==> run a: inputs <==
==> flow/design.v <==
module AMBA_APB(
  input logic pclk,
  input logic prst_n,
  input logic [4:0] paddr,
  input logic pselx,
  input logic penable,
  input logic pwrite,
  input logic [31:0] pwdata,
  output logic pready,
  output logic [31:0] prdata
);
  reg [31:0] mem[31:0];
  typedef enum {
    IDLE    = 0,
    SETUP   = 1,
    ACCESS  = 2,
    XXX     = 3
  } state_e;
  state_e state, next;
  always_ff @(posedge pclk or negedge prst_n)
    if (!prst_n)  state <= IDLE;
    else          state <= next;
  always_comb begin
    next = XXX;
    case (state)
      IDLE: begin
        if (pselx & !penable) next = SETUP;
        else                  next = IDLE;
      end
      SETUP: begin
        if (penable & pselx)  next = ACCESS;
      end
      ACCESS: begin
        if (pready)           next = IDLE;
        else                  next = ACCESS;
      end
      default: begin
        next = IDLE;
      end
    endcase
  end
  always_ff @(posedge pclk or negedge prst_n) begin
    if (!prst_n) begin
      pready <= 0;
      prdata <= 0;
    end
    else begin
      if (next == ACCESS) begin
        if (pwrite) begin
          mem[paddr] <= pwrite ? pwdata : mem[paddr];
        end
        else begin
          prdata     <= mem[paddr];
        end
        pready       <= 1;
      end
      else begin
        pready       <= 0;
      end
    end
  end
endmodule
==> flow/run.sh <==
#!/bin/bash
# the make line also repeats each setting of config.mk as NAME=value (left out here)
make -C /OpenROAD-flow-scripts/flow DESIGN_CONFIG=/design/flow/config.mk WORK_HOME=/design/flow/orfs CLKGATE_MAP_FILE= finish
==> flow/config.mk <==
export PLATFORM = sky130hd
export DESIGN_NAME = AMBA_APB
export DESIGN_NICKNAME = AMBA_APB
export VERILOG_FILES = /design/flow/design.v
export SDC_FILE = /design/flow/constraint.sdc
export NUM_CORES = 4
export LEC_CHECK = 0
export ABC_AREA = 0
export CAP_MARGIN = 20
export CELL_PAD_IN_SITES_DETAIL_PLACEMENT = 2
export CELL_PAD_IN_SITES_GLOBAL_PLACEMENT = 1
export CORE_ASPECT_RATIO = 1.65
export CORE_MARGIN = 6
export CORE_UTILIZATION = 64
export CTS_CLUSTER_SIZE = 82
export GPL_ROUTABILITY_DRIVEN = 0
export GPL_TIMING_DRIVEN = 0
export HOLD_SLACK_MARGIN = 0.12
export MAX_ROUTING_LAYER = met4
export MIN_ROUTING_LAYER = met2
export PLACE_DENSITY = 0.67
export SETUP_SLACK_MARGIN = -0.2
export SLEW_MARGIN = 20
export TNS_END_PERCENT = 10
==> flow/constraint.sdc <==
create_clock -name core_clock -period 2.18 [get_ports {pclk}]
set_input_delay 0.4360 -clock core_clock [delete_from_list [all_inputs] [get_ports {pclk}]]
set_output_delay 0.4360 -clock core_clock [all_outputs]
set_load 0.01 [all_outputs]
==> run b: changes against run a <==
Settings changed: CAP_MARGIN 20 to 15, CELL_PAD_IN_SITES_DETAIL_PLACEMENT 2 to unset, CELL_PAD_IN_SITES_GLOBAL_PLACEMENT 1 to unset, CORE_ASPECT_RATIO 1.65 to unset, CORE_MARGIN 6 to 2, CORE_UTILIZATION 64 to 70, CTS_CLUSTER_SIZE 82 to unset, GPL_ROUTABILITY_DRIVEN 0 to unset, GPL_TIMING_DRIVEN 0 to unset, HOLD_SLACK_MARGIN 0.12 to unset, MAX_ROUTING_LAYER met4 to unset, MIN_ROUTING_LAYER met2 to unset, PLACE_DENSITY 0.67 to unset, SETUP_SLACK_MARGIN -0.2 to 0.47, TNS_END_PERCENT 10 to unset.
==> flow/constraint.sdc (replaced) <==
create_clock -name core_clock -period 1.97 [get_ports {pclk}]
set_input_delay 0.3940 -clock core_clock [delete_from_list [all_inputs] [get_ports {pclk}]]
set_output_delay 0.3940 -clock core_clock [all_outputs]
set_load 0.01 [all_outputs]
==> run c: changes against run a <==
Settings changed: CELL_PAD_IN_SITES_DETAIL_PLACEMENT 2 to 0, CORE_ASPECT_RATIO 1.65 to 0.92, CORE_MARGIN 6 to 2, CORE_UTILIZATION 64 to 72, CTS_CLUSTER_SIZE 82 to unset, GPL_ROUTABILITY_DRIVEN 0 to 1, GPL_TIMING_DRIVEN 0 to unset, HOLD_SLACK_MARGIN 0.12 to unset, MAX_ROUTING_LAYER met4 to unset, MIN_ROUTING_LAYER met2 to met1, PLACE_DENSITY 0.67 to 0.35, SETUP_SLACK_MARGIN -0.2 to 0.55, TNS_END_PERCENT 10 to 40.
==> flow/constraint.sdc (replaced) <==
create_clock -name core_clock -period 2.03 [get_ports {pclk}]
set_input_delay 0.4060 -clock core_clock [delete_from_list [all_inputs] [get_ports {pclk}]]
set_output_delay 0.4060 -clock core_clock [all_outputs]
set_load 0.01 [all_outputs]
==> deck_impl_summary.md <==
Physical Implementation Snapshot

Outcome
  – Exit stage: detailed placement (3_5_place_dp)
  – Status: stopped before the end
  – First reported error: Error: detail_place.tcl, 38 bad optional access

Yosys
  – Area fraction in mux cells: 0.660%
  – Count of library flops with an enable pin: 1024
  – Adder Share, Synth: 0%
  – Ys cells: 2289

Die
  – CORE AREA: 61000 um^2
  – Initial Utilization: 65.0%
  – Die Ht: 332 um
  – Rows: 116
  – DIE WIDTH: 206 um
  – Die area: 68200 um^2

Place
  – Port Buffers: 73
The numbers above come from run a.

==> deck_impl_summary.md <==
Physical Implementation Snapshot

Outcome
  – Exit stage: global routing (5_1_grt)
  – Status: stopped before the end

Die
  – Die Ht: 229 um
  – CORE AREA: 54500 um^2
  – Rows: 82
  – Initial Utilization: 72.8%

Yosys
  – Ys cells: 2289
  – Count of library flops with an enable pin: 1024
The numbers above come from run c.

==> deck_impl_summary.md <==
Flow Results at a Glance

Yosys
  – Ys cells: 2289
  – Adder Share, Synth: 0%
  – Area fraction in mux cells: 0.660%

Timing
  – Final setup vio count: 1083
  – Final WS setup: -0.508 ns

Outcome
  – Layout check faults: setup timing
  – Status: failed layout checks

Die
  – Rows: 87
  – Initial Utilization: 70.6%
  – DIE WIDTH: 242 um
  – Die area: 58600 um^2
  – CORE AREA: 56200 um^2
The numbers above come from run b.


==> cedar: inputs <==
// AMBA_APB: RTL as listed in full above, without the edits since
clock: 2.45 ns
lec_check: 0
abc_area: 1
cap_margin: 20
cell_pad_in_sites_detail_placement: 0
cell_pad_in_sites_global_placement: 0
core_aspect_ratio: 0.56
core_margin: 2
core_utilization: 72
cts_cluster_diameter: 235
gpl_routability_driven: 1
min_routing_layer: met1
place_density_lb_addon: 0.12
slew_margin: 20
tns_end_percent: 40
run.sh (not shown) runs the stock make flow with config.mk's settings and CLKGATE_MAP_FILE=.
==> lagoon: changes against cedar <==
==> flow/config.mk (replaced) <==
export PLATFORM = sky130hd
export DESIGN_NAME = AMBA_APB
export DESIGN_NICKNAME = AMBA_APB
export VERILOG_FILES = /design/flow/design.v
export SDC_FILE = /design/flow/constraint.sdc
export NUM_CORES = 4
export LEC_CHECK = 0
export ABC_AREA = 1
export CAP_MARGIN = 5
export CELL_PAD_IN_SITES_DETAIL_PLACEMENT = 0
export CELL_PAD_IN_SITES_GLOBAL_PLACEMENT = 0
export CORE_ASPECT_RATIO = 0.56
export CORE_MARGIN = 2
export CORE_UTILIZATION = 71
export GPL_ROUTABILITY_DRIVEN = 1
export MIN_ROUTING_LAYER = met1
export PLACE_DENSITY = 0.64
export SLEW_MARGIN = 20
export TNS_END_PERCENT = 100
==> flow/constraint.sdc (replaced) <==
create_clock -name core_clock -period 2.68 [get_ports {pclk}]
set_input_delay 0.5360 -clock core_clock [delete_from_list [all_inputs] [get_ports {pclk}]]
set_output_delay 0.5360 -clock core_clock [all_outputs]
set_load 0.01 [all_outputs]
==> zinc: changes against cedar <==
==> flow/config.mk (replaced) <==
export PLATFORM = sky130hd
export DESIGN_NAME = AMBA_APB
export DESIGN_NICKNAME = AMBA_APB
export VERILOG_FILES = /design/flow/design.v
export SDC_FILE = /design/flow/constraint.sdc
export NUM_CORES = 4
export LEC_CHECK = 0
export CAP_MARGIN = 20
export CORE_MARGIN = 2
export CORE_UTILIZATION = 26
export PLACE_DENSITY = 0.6
export SLEW_MARGIN = 20
==> flow/constraint.sdc (replaced) <==
create_clock -name core_clock -period 3.51 [get_ports {pclk}]
set_input_delay 0.7020 -clock core_clock [delete_from_list [all_inputs] [get_ports {pclk}]]
set_output_delay 0.7020 -clock core_clock [all_outputs]
set_load 0.01 [all_outputs]
==> flow_summary.json <==
{
  "finalSetupViolations": 180,
  "finalClockSkew_ps": 23.4,
  "status": "finished with violations",
  "hpwlAfterDp_um": 82900,
  "setup_tns_ps": -3160,
  "fin_hold_ws_ps": 76.7,
  "setup_ws_ps": -68.6,
  "finalClockPeriodUsage": 1.03,
  "crit_slowest_cell": "dfrtp_1",
  "violatedChecks": "negative setup slack",
  "comb_area_um2": 10300,
  "avgRoutedWirePerCell_um": 30.2
}
-- figures above: cedar

==> flow_summary.json <==
{
  "setup_ws_ps": 434,
  "finalSetupViolations": 0,
  "setup_tns_ps": 0,
  "top_power_group": "registers",
  "avgRoutedWirePerCell_um": 29.5,
  "hpwlAfterDp_um": 86000,
  "largestClassByArea": "sequential cells",
  "fin_hold_ws_ps": 226,
  "status": "complete, no violations",
  "finalClockPeriodUsage": 0.876,
  "start_kind": "input port",
  "ant_nets": 0
}
-- figures above: zinc

==> flow_summary.json <==
{
  "setup_tns_ps": 0,
  "setup_ws_ps": 92.5,
  "comb_area_um2": 10200,
  "finalClockSkew_ps": 27.3,
  "crit_slowest_cell": "clkdlybuf4s50_1",
  "status": "complete, no violations",
  "avgRoutedWirePerCell_um": 30.9,
  "finalClockPeriodUsage": 0.965,
  "finalSetupViolations": 0,
  "hpwlAfterDp_um": 91900
}
-- figures above: lagoon


==> inputs of run C <==
RTL: the design.v shown in full above, as it stands there.
clock: 5.0 ns
lec_check: 0
cap_margin: 20
core_margin: 2
core_utilization: 40
place_density: 0.6
slew_margin: 20
==> run D: changes against run C <==
--- a/flow/config.mk
+++ b/flow/config.mk
@@ -6,7 +6,10 @@
 export NUM_CORES = 4
 export LEC_CHECK = 0
-export CAP_MARGIN = 20
+export ABC_AREA = 1
+export CAP_MARGIN = 0
 export CORE_MARGIN = 2
-export CORE_UTILIZATION = 40
+export CORE_UTILIZATION = 72
+export CTS_CLUSTER_DIAMETER = 172
+export CTS_CLUSTER_SIZE = 10
 export PLACE_DENSITY = 0.6
 export SLEW_MARGIN = 20
==> flow/constraint.sdc (replaced) <==
create_clock -name core_clock -period 2.03 [get_ports {pclk}]
set_input_delay 0.4060 -clock core_clock [delete_from_list [all_inputs] [get_ports {pclk}]]
set_output_delay 0.4060 -clock core_clock [all_outputs]
set_load 0.01 [all_outputs]
==> run B: changes against run C <==
--- a/flow/config.mk
+++ b/flow/config.mk
@@ -6,7 +6,11 @@
 export NUM_CORES = 4
 export LEC_CHECK = 0
-export CAP_MARGIN = 20
-export CORE_MARGIN = 2
+export ABC_AREA = 0
+export CAP_MARGIN = 15
+export CELL_PAD_IN_SITES_GLOBAL_PLACEMENT = 2
+export CORE_ASPECT_RATIO = 1.54
+export CORE_MARGIN = 5
 export CORE_UTILIZATION = 40
-export PLACE_DENSITY = 0.6
-export SLEW_MARGIN = 20
+export GPL_TIMING_DRIVEN = 0
+export HOLD_SLACK_MARGIN = 0.23
+export SLEW_MARGIN = 15
==> run M: changes against run C <==
==> flow/config.mk (replaced) <==
export PLATFORM = sky130hd
export DESIGN_NAME = AMBA_APB
export DESIGN_NICKNAME = AMBA_APB
export VERILOG_FILES = /design/flow/design.v
export SDC_FILE = /design/flow/constraint.sdc
export NUM_CORES = 4
export LEC_CHECK = 0
export CAP_MARGIN = 30
export CELL_PAD_IN_SITES_DETAIL_PLACEMENT = 2
export CELL_PAD_IN_SITES_GLOBAL_PLACEMENT = 2
export CORE_ASPECT_RATIO = 0.61
export CORE_MARGIN = 10
export CORE_UTILIZATION = 36
export GPL_ROUTABILITY_DRIVEN = 0
export GPL_TIMING_DRIVEN = 0
export HOLD_SLACK_MARGIN = 0.09
export MAX_ROUTING_LAYER = met4
export MIN_ROUTING_LAYER = met1
export PLACE_DENSITY = 0.73
export SLEW_MARGIN = 30
export TNS_END_PERCENT = 100
==> results <==
- Run C produced a clean layout. Run B completed with no timing, DRC or antenna violations. Run M went through all stages and came out clean. Run D finished but failed the layout checks on negative setup slack.
- The lowest non-clock buffer count belongs to run C, the highest to run D.
- Between run M and run D, the lower clock power is in run M (gap about 60%, measured against run D).
- In run C the via count is lower than in run M, by 11%.
- Critical path depth: run M is higher than run B (4).
- In sequential cell count, run M and run C do not differ.
- Synthesized cell count is the same in run M and run C.

==> 06-25: inputs <==
RTL: the design.v shown in full above, as it stands there.
clock: 2.0 ns
lec_check: 0
abc_area: 1
cap_margin: 5
core_margin: 2
core_utilization: 72
cts_cluster_size: 73
hold_slack_margin: 0.29
place_density: 0.6
setup_slack_margin: 0.58
slew_margin: 20
==> 01-19: changes against 06-25 <==
Settings changed: ABC_AREA 1 to unset, CAP_MARGIN 5 to 20, CORE_UTILIZATION 72 to 9, CTS_CLUSTER_SIZE 73 to unset, HOLD_SLACK_MARGIN 0.29 to unset, SETUP_SLACK_MARGIN 0.58 to unset.
==> flow/constraint.sdc (replaced) <==
create_clock -name core_clock -period 5.06 [get_ports {pclk}]
set_input_delay 1.0120 -clock core_clock [delete_from_list [all_inputs] [get_ports {pclk}]]
set_output_delay 1.0120 -clock core_clock [all_outputs]
set_load 0.01 [all_outputs]
==> 05-22: changes against 06-25 <==
Settings changed: CAP_MARGIN 5 to 15, CORE_UTILIZATION 72 to 40, CTS_CLUSTER_SIZE 73 to unset, HOLD_SLACK_MARGIN 0.29 to 0.02, PLACE_DENSITY 0.6 to unset, SETUP_SLACK_MARGIN 0.58 to 0.17, SLEW_MARGIN 20 to 15.
==> flow/constraint.sdc (replaced) <==
create_clock -name core_clock -period 5.0 [get_ports {pclk}]
set_input_delay 1.0000 -clock core_clock [delete_from_list [all_inputs] [get_ports {pclk}]]
set_output_delay 1.0000 -clock core_clock [all_outputs]
set_load 0.01 [all_outputs]
==> summary of the runs <==
05-22 ran to the end with no violations. 01-19 completed with no timing, DRC or antenna violations. 06-25 finished but fails on setup timing. Clock skew, lowest first: 05-22, 06-25, 01-19. Routed wire length, highest first: 06-25, 01-19, 05-22. Against 06-25, the final cell count of 01-19 is higher by about 80%. The highest die size belongs to 01-19, the lowest to 06-25. In 05-22 the via count is lower than in 06-25, by about 18%. Between 01-19 and 05-22, the lower worst hold slack is in 05-22 (gap 7.8 ps). Sequential share of layout area: 06-25 is lower than 05-22 (4.7 points). The lowest first-iteration DRC count belongs to 05-22, the highest to 06-25.
==> figures <==
Startpoint of the tightest hold check path: 01-19 state[3]; 05-22 state[3]; 06-25 pselx
Number of detailed-routing iterations run before antenna repair: 01-19 6; 05-22 5; 06-25 10
Share of the final layout cell area in sequential cells: 01-19 61.67%; 05-22 64.32%; 06-25 59.66%
Placed cell count: 01-19 8247; 05-22 4874; 06-25 4499
Power Internal: 01-19 14.02 mW; 05-22 14.96 mW; 06-25 36.60 mW
Result of the run: 01-19 no timing/DRC/antenna violations; 05-22 no timing/DRC/antenna violations; 06-25 failed layout checks
Reasons for failing layout checks: 01-19 -; 05-22 -; 06-25 setup timing
Tap Cells: 01-19 5880; 05-22 1391; 06-25 773
Library cell contributing the largest single delay on the critical path: 01-19 sky130_fd_sc_hd__nor4_1; 05-22 sky130_fd_sc_hd__buf_4; 06-25 sky130_fd_sc_hd__clkdlybuf4s50_1
Met3 layer usage reported by global route: 01-19 1.578%; 05-22 4.659%; 06-25 21.99%
Cells on worst reg2reg path: 01-19 7; 05-22 7; 06-25 9
Final std cells w/o fill: 01-19 8427; 05-22 5078; 06-25 4771
Via Count: 01-19 24744; 05-22 28974; 06-25 35312
Final design utilization: 01-19 11.72%; 05-22 46.65%; 06-25 90.36%
Comb. cell area: 01-19 7535 sq um; 05-22 10070 sq um; 06-25 10400 sq um
Required time at the worst-slack endpoint: 01-19 5590 ps; 05-22 5300 ps; 06-25 2390 ps
Area of the mapped netlist: 01-19 39640 sq um; 05-22 42640 sq um; 06-25 42640 sq um
Met3 Wirelength: 01-19 16.73 mm; 05-22 12.16 mm; 06-25 32.37 mm
Power and IR drop assume default switching activity.
